==> v32: inputs <==
## fp_multiplier
module fp_multiplier(input [31:0] a,input [31:0] b,output [31:0]out,input clk,
	input rst,input in_valid,output out_valid);
Settings: LEC_CHECK=0, ABC_AREA=0, CAP_MARGIN=20, CELL_PAD_IN_SITES_DETAIL_PLACEMENT=0, CELL_PAD_IN_SITES_GLOBAL_PLACEMENT=3, CORE_ASPECT_RATIO=1.01, CORE_MARGIN=2, CORE_UTILIZATION=32, CTS_CLUSTER_DIAMETER=313, CTS_CLUSTER_SIZE=16, GPL_ROUTABILITY_DRIVEN=0, GPL_TIMING_DRIVEN=0, HOLD_SLACK_MARGIN=0.07, MAX_ROUTING_LAYER=met4, MIN_ROUTING_LAYER=met1, PLACE_DENSITY_LB_ADDON=0.18, SETUP_SLACK_MARGIN=0.47, SLEW_MARGIN=15; clock period 3.07 ns.
run.sh (not shown) runs the stock make flow with config.mk's settings and CLKGATE_MAP_FILE=.
==> inputs of v7, as changes to v32 <==
- ABC_AREA: 0 -> 1
- CELL_PAD_IN_SITES_DETAIL_PLACEMENT: 0 -> default
- CELL_PAD_IN_SITES_GLOBAL_PLACEMENT: 3 -> default
- CORE_ASPECT_RATIO: 1.01 -> default
- CORE_UTILIZATION: 32 -> 72
- CTS_CLUSTER_DIAMETER: 313 -> default
- CTS_CLUSTER_SIZE: 16 -> 39
- GPL_ROUTABILITY_DRIVEN: 0 -> default
- GPL_TIMING_DRIVEN: 0 -> default
- HOLD_SLACK_MARGIN: 0.07 -> default
- MAX_ROUTING_LAYER: met4 -> default
- MIN_ROUTING_LAYER: met1 -> default
- PLACE_DENSITY: default -> 0.36
- PLACE_DENSITY_LB_ADDON: 0.18 -> default
- SETUP_SLACK_MARGIN: 0.47 -> default
- SLEW_MARGIN: 15 -> 20
==> flow/constraint.sdc (replaced) <==
create_clock -name core_clock -period 1.35 [get_ports {clk}]
set_input_delay 0.2700 -clock core_clock [delete_from_list [all_inputs] [get_ports {clk}]]
set_output_delay 0.2700 -clock core_clock [all_outputs]
set_load 0.01 [all_outputs]
==> reports/qor.csv <==
metric;value;unit
minimum_clock_period_after_layout;2.42;ns
worstPathArrival;3.13;ns
outcome;finished clean;
r2r_start;side.da[127];
n_clock_buffer;179;
worstSetupStartpoint;side.da[127];
fin_total_pwr;76900;µW
use_met3;2.15;%
finalSetupViolCount;0;
(the above is from v32)
==> reports/qor.csv <==
metric;value;unit
outcome;complete, but fails checks;
failed_checks;setup timing;
finalSetupViolCount;93;
r2r_start;side.db[127];
postLayoutSetupSlackWorst;-0.491;ns
(the above is from v7)

========
==> inputs of run Y <==
fp_multiplier again, from the RTL that the note above started with.
make LEC_CHECK=0 CAP_MARGIN=20 CORE_ASPECT_RATIO=1.74 CORE_MARGIN=2 CORE_UTILIZATION=40 CTS_CLUSTER_DIAMETER=278 HOLD_SLACK_MARGIN=0.11 MIN_ROUTING_LAYER=met2 SLEW_MARGIN=20 finish   # period 1.41 ns
==> inputs of run D, as changes to run Y <==
--- a/flow/config.mk
+++ b/flow/config.mk
@@ -7,9 +7,5 @@
 export LEC_CHECK = 0
 export CAP_MARGIN = 20
-export CORE_ASPECT_RATIO = 1.74
 export CORE_MARGIN = 2
 export CORE_UTILIZATION = 40
-export CTS_CLUSTER_DIAMETER = 278
-export HOLD_SLACK_MARGIN = 0.11
-export MIN_ROUTING_LAYER = met2
 export SLEW_MARGIN = 20
==> flow/constraint.sdc (replaced) <==
create_clock -name core_clock -period 2.44 [get_ports {clk}]
set_input_delay 0.4880 -clock core_clock [delete_from_list [all_inputs] [get_ports {clk}]]
set_output_delay 0.4880 -clock core_clock [all_outputs]
set_load 0.01 [all_outputs]
==> results <==
Against run D, the combinational power of run Y is higher by about 80%.
Synthesized area is the same in run Y and run D.
Run D passed the timing, design-rule and antenna checks. Run Y finished with setup timing left.
Non-clock buffer count: run D is lower than run Y (88).
Design area: run Y is higher than run D (about 1.1%).
In run Y the register-to-register slack is lower than in run D, by 970 ps.
In flip-flop count, run Y and run D do not differ.
Against run D, the clock-buffer cell count of run Y is lower by 46.

========
==> run a <==
fp_multiplier again, from the RTL that the note above started with.
Design fp_multiplier, start of the top module:
module fp_multiplier(input [31:0] a,input [31:0] b,output [31:0]out,input clk,
	input rst,input in_valid,output out_valid);
Settings: LEC_CHECK=0, ABC_AREA=0, CAP_MARGIN=20, CELL_PAD_IN_SITES_DETAIL_PLACEMENT=0, CELL_PAD_IN_SITES_GLOBAL_PLACEMENT=3, CORE_ASPECT_RATIO=1.01, CORE_MARGIN=2, CORE_UTILIZATION=69, CTS_CLUSTER_DIAMETER=313, CTS_CLUSTER_SIZE=16, GPL_ROUTABILITY_DRIVEN=0, GPL_TIMING_DRIVEN=0, HOLD_SLACK_MARGIN=0.17, MAX_ROUTING_LAYER=met4, MIN_ROUTING_LAYER=met1, PLACE_DENSITY_LB_ADDON=0.25, SETUP_SLACK_MARGIN=0.47, SLEW_MARGIN=15, TNS_END_PERCENT=25; clock period 3.07 ns.
==> run b (differences from run a) <==
==> flow/config.mk (replaced) <==
export PLATFORM = sky130hd
export DESIGN_NAME = fp_multiplier
export DESIGN_NICKNAME = fp_multiplier
export VERILOG_FILES = /design/flow/design.v
export SDC_FILE = /design/flow/constraint.sdc
export NUM_CORES = 4
export LEC_CHECK = 0
export ABC_AREA = 1
export CAP_MARGIN = 10
export CELL_PAD_IN_SITES_DETAIL_PLACEMENT = 0
export CORE_MARGIN = 2
export CORE_UTILIZATION = 72
export CTS_CLUSTER_DIAMETER = 93
export CTS_CLUSTER_SIZE = 32
export GPL_ROUTABILITY_DRIVEN = 1
export MIN_ROUTING_LAYER = met1
export PLACE_DENSITY = 0.72
export SETUP_SLACK_MARGIN = 0.22
export SLEW_MARGIN = 15
==> flow/constraint.sdc (replaced) <==
create_clock -name core_clock -period 1.35 [get_ports {clk}]
set_input_delay 0.2700 -clock core_clock [delete_from_list [all_inputs] [get_ports {clk}]]
set_output_delay 0.2700 -clock core_clock [all_outputs]
set_load 0.01 [all_outputs]
==> run c (differences from run a) <==
==> flow/config.mk (replaced) <==
export PLATFORM = sky130hd
export DESIGN_NAME = fp_multiplier
export DESIGN_NICKNAME = fp_multiplier
export VERILOG_FILES = /design/flow/design.v
export SDC_FILE = /design/flow/constraint.sdc
export NUM_CORES = 4
export LEC_CHECK = 0
export ABC_AREA = 0
export CAP_MARGIN = 5
export CELL_PAD_IN_SITES_DETAIL_PLACEMENT = 0
export CORE_MARGIN = 2
export CORE_UTILIZATION = 71
export CTS_CLUSTER_DIAMETER = 199
export GPL_ROUTABILITY_DRIVEN = 1
export MIN_ROUTING_LAYER = met1
export SETUP_SLACK_MARGIN = -0.23
export SLEW_MARGIN = 15
==> run d (differences from run a) <==
==> flow/config.mk (replaced) <==
export PLATFORM = sky130hd
export DESIGN_NAME = fp_multiplier
export DESIGN_NICKNAME = fp_multiplier
export VERILOG_FILES = /design/flow/design.v
export SDC_FILE = /design/flow/constraint.sdc
export NUM_CORES = 4
export LEC_CHECK = 0
export CAP_MARGIN = 20
export CORE_MARGIN = 2
export CORE_UTILIZATION = 37
export SLEW_MARGIN = 20
==> flow/constraint.sdc (replaced) <==
create_clock -name core_clock -period 3.53 [get_ports {clk}]
set_input_delay 0.7060 -clock core_clock [delete_from_list [all_inputs] [get_ports {clk}]]
set_output_delay 0.7060 -clock core_clock [all_outputs]
set_load 0.01 [all_outputs]
==> comparison <==
Run b ran to the end with violations: setup timing. Run a ended with an error in global placement without I/O (3_1_place_gp_skip_io) (FLW-0024). Run d went through all stages and came out clean. Run c went through all stages and came out clean.
Sequential cell count is the same in run b and run d.
In run c the worst hold slack is higher than in run b, by 0.22 ns.
Between run b and run d, the lower clock power is in run d (gap 22%, measured against run d).
In run c the critical path depth is lower than in run b, by 4.
In run b the maximum frequency is larger than in run c, by about 43%.
The highest power belongs to run b, the lowest to run d.
Power is estimated from default activity; no workload was simulated.
